==> inputs of run a <==
Design izhikevich_neuron, start of the top module:
module izhikevich_neuron #(parameter DT = 16'h0100)  
(
    input wire clk,
    input wire rst,
    input wire [15:0] I,           
    output reg spike               
);
make LEC_CHECK=0 ABC_AREA=1 CAP_MARGIN=20 CORE_MARGIN=2 CORE_UTILIZATION=71 PLACE_DENSITY_LB_ADDON=0.11 SETUP_SLACK_MARGIN=2.71 SLEW_MARGIN=20 finish   # period 10.0 ns
run.sh (not shown) runs the stock make flow with config.mk's settings and CLKGATE_MAP_FILE=.
==> run b (differences from run a) <==
CORE_UTILIZATION = 70   (was 71)
CTS_CLUSTER_DIAMETER = 72   (was unset)
PLACE_DENSITY = 0.6   (was unset)
PLACE_DENSITY_LB_ADDON = unset   (was 0.11)
SETUP_SLACK_MARGIN = -0.46   (was 2.71)
==> flow/constraint.sdc (replaced) <==
create_clock -name core_clock -period 7.8 [get_ports {clk}]
set_input_delay 1.5600 -clock core_clock [delete_from_list [all_inputs] [get_ports {clk}]]
set_output_delay 1.5600 -clock core_clock [all_outputs]
set_load 0.01 [all_outputs]
==> results <==
Run b finished but failed the layout checks on negative setup slack. Run a ended with an error in 5_1_grt on GRT-0232.
In synthesized cell count, run a and run b do not differ.
In synthesized area, run b and run a do not differ.
Of run a and run b, run b has the higher die size (gap 1.4%, measured against run b).

==> trial 62 <==
izhikevich_neuron again, from the RTL that the note above started with.
Settings: LEC_CHECK=0, ABC_AREA=0, CAP_MARGIN=20, CELL_PAD_IN_SITES_GLOBAL_PLACEMENT=3, CORE_MARGIN=2, CORE_UTILIZATION=40, CTS_CLUSTER_DIAMETER=331, CTS_CLUSTER_SIZE=100, PLACE_DENSITY=0.86, SLEW_MARGIN=20, TNS_END_PERCENT=10; clock period 12.0 ns.
==> inputs of trial 63, as changes to trial 62 <==
Settings changed: ABC_AREA 0 to 1, CELL_PAD_IN_SITES_GLOBAL_PLACEMENT 3 to default, CORE_ASPECT_RATIO from default to 0.92, CORE_UTILIZATION 40 to 72, CTS_CLUSTER_DIAMETER 331 to default, CTS_CLUSTER_SIZE 100 to default, PLACE_DENSITY 0.86 to 0.6, SETUP_SLACK_MARGIN from default to 3.96.
==> flow/constraint.sdc (replaced) <==
create_clock -name core_clock -period 13.4 [get_ports {clk}]
set_input_delay 2.6800 -clock core_clock [delete_from_list [all_inputs] [get_ports {clk}]]
set_output_delay 2.6800 -clock core_clock [all_outputs]
set_load 0.01 [all_outputs]
==> inputs of trial 43, as changes to trial 62 <==
Settings changed: ABC_AREA 0 to default, CELL_PAD_IN_SITES_GLOBAL_PLACEMENT 3 to default, CORE_UTILIZATION 40 to 66, CTS_CLUSTER_DIAMETER 331 to default, CTS_CLUSTER_SIZE 100 to default, MAX_ROUTING_LAYER from default to met4, PLACE_DENSITY 0.86 to default, TNS_END_PERCENT 10 to default.
==> flow/constraint.sdc (replaced) <==
create_clock -name core_clock -period 8.19 [get_ports {clk}]
set_input_delay 1.6380 -clock core_clock [delete_from_list [all_inputs] [get_ports {clk}]]
set_output_delay 1.6380 -clock core_clock [all_outputs]
set_load 0.01 [all_outputs]
==> summary of the runs <==
Between trial 63 and trial 43, the lower wire length is in trial 43 (gap about 6%, measured against trial 43).
Trial 62 completed without violations. Trial 63 went through all stages and came out clean. Trial 43 reached the layout checks and failed them: setup timing.
Against trial 63, the clock-buffer cell count of trial 62 is higher by 2.
In sequential cell count, trial 43 and trial 62 do not differ.
Of trial 63 and trial 62, trial 62 has the higher die area (gap about 40%, measured against trial 62).
Cell count, lowest first: trial 62, trial 43, trial 63.
The lowest clock skew belongs to trial 63, the highest to trial 43.
In trial 43 the non-clock buffer count is higher than in trial 63, by 179.
Design area: trial 62 < trial 63 < trial 43.

==> inputs of run R <==
==> flow/design.v <==
module izhikevich_neuron #(parameter DT = 16'h0100)  
(
    input wire clk,
    input wire rst,
    input wire [15:0] I,           
    output reg spike               
);
    reg signed [15:0] v, u;
    wire signed [15:0] a = 16'h0051;    
    wire signed [15:0] b = 16'h0200;    
    wire signed [15:0] c = -16'sd16640;  
    wire signed [15:0] d = 16'h0800;    
    wire signed [15:0] v_sq;
    wire signed [15:0] term1, term2, term3, dv_raw, du_raw;
    wire signed [15:0] bv;
    localparam signed [15:0] V_THRESH = 16'd7680;  
    cordic_mult sq_v (.x(v), .y(v), .out(v_sq));
    cordic_mult mul_004 (.x(16'h0148), .y(v_sq), .out(term1));
    cordic_mult mul_5v (.x(16'h0500), .y(v), .out(term2));
    assign term3 = 16'd35840;  
    assign dv_raw = term1 + term2 + term3 - u + I;
    cordic_mult mul_bv (.x(b), .y(v), .out(bv));
    assign du_raw = (bv - u);
    wire signed [15:0] du;
    cordic_mult mul_a (.x(a), .y(du_raw), .out(du));
    wire signed [31:0] dv_dt = dv_raw * $signed(DT);
    wire signed [31:0] du_dt = du * $signed(DT);
    always @(posedge clk or posedge rst) begin
        if (rst) begin
            v <= c;
            u <= 0;
            spike <= 0;
        end else begin
            if (v >= V_THRESH) begin
                v <= c;
                u <= u + d;
                spike <= 1;
            end else begin
                v <= v + dv_dt[23:8];  
                u <= u + du_dt[23:8];
                spike <= 0;
            end
        end
    end
endmodule
module cordic_mult(
    input signed [15:0] x,
    input signed [15:0] y,
    output signed [15:0] out
);
    wire signed [31:0] temp;
    assign temp = x * y;
    assign out = temp[23:8];  
endmodule
==> flow/run.sh <==
#!/bin/bash
# the make line also repeats each setting of config.mk as NAME=value (left out here)
make -C /OpenROAD-flow-scripts/flow DESIGN_CONFIG=/design/flow/config.mk WORK_HOME=/design/flow/orfs CLKGATE_MAP_FILE= finish
==> flow/config.mk <==
export PLATFORM = sky130hd
export DESIGN_NAME = izhikevich_neuron
export DESIGN_NICKNAME = izhikevich_neuron
export VERILOG_FILES = /design/flow/design.v
export SDC_FILE = /design/flow/constraint.sdc
export NUM_CORES = 4
export LEC_CHECK = 0
export ABC_AREA = 1
export CAP_MARGIN = 20
export CORE_MARGIN = 2
export CORE_UTILIZATION = 71
export CTS_CLUSTER_DIAMETER = 196
export PLACE_DENSITY_LB_ADDON = 0.11
export SETUP_SLACK_MARGIN = -0.63
export SLEW_MARGIN = 20
==> flow/constraint.sdc <==
create_clock -name core_clock -period 10.0 [get_ports {clk}]
set_input_delay 2.0000 -clock core_clock [delete_from_list [all_inputs] [get_ports {clk}]]
set_output_delay 2.0000 -clock core_clock [all_outputs]
set_load 0.01 [all_outputs]
==> run K (differences from run R) <==
--- a/flow/config.mk
+++ b/flow/config.mk
@@ -10,6 +10,5 @@
 export CORE_MARGIN = 2
 export CORE_UTILIZATION = 71
-export CTS_CLUSTER_DIAMETER = 196
 export PLACE_DENSITY_LB_ADDON = 0.11
-export SETUP_SLACK_MARGIN = -0.63
+export SETUP_SLACK_MARGIN = 2.81
 export SLEW_MARGIN = 20
==> qor summary <==
metric	run R	run K
Post-synthesis register bit count	33	33
Area share, top type	32.2%	32.2%
Final Wtd Congestion	0.923	0.953
Dpl cells	2541	2523
Cell Area, Placed	18000 um^2	18100 um^2
Post-synthesis async set-or-reset flop share	100%	100%
Post-synth top area cell	sky130_fd_sc_hd__fa_1	sky130_fd_sc_hd__fa_1
Count of warnings emitted by yosys	1	1
Largest buffer count on any clock path	2	2
Outcome	failed layout checks	stopped before the end
Last stage reached	-	global routing (5_1_grt)
Violated checks	negative setup slack	-
Number of distinct standard cells referenced by the synthesized netlist	49	49
Count of mapped cells out of synthesis	2026	2026
Pre-CTS setup slack	-1.11 ns	-1.14 ns
Number of buffers inserted to repair setup after CTS	3	37
Ys cells	2026	2026
Detailed placer's ending HPWL	37300 um	36000 um
# resized after CTS	42	193
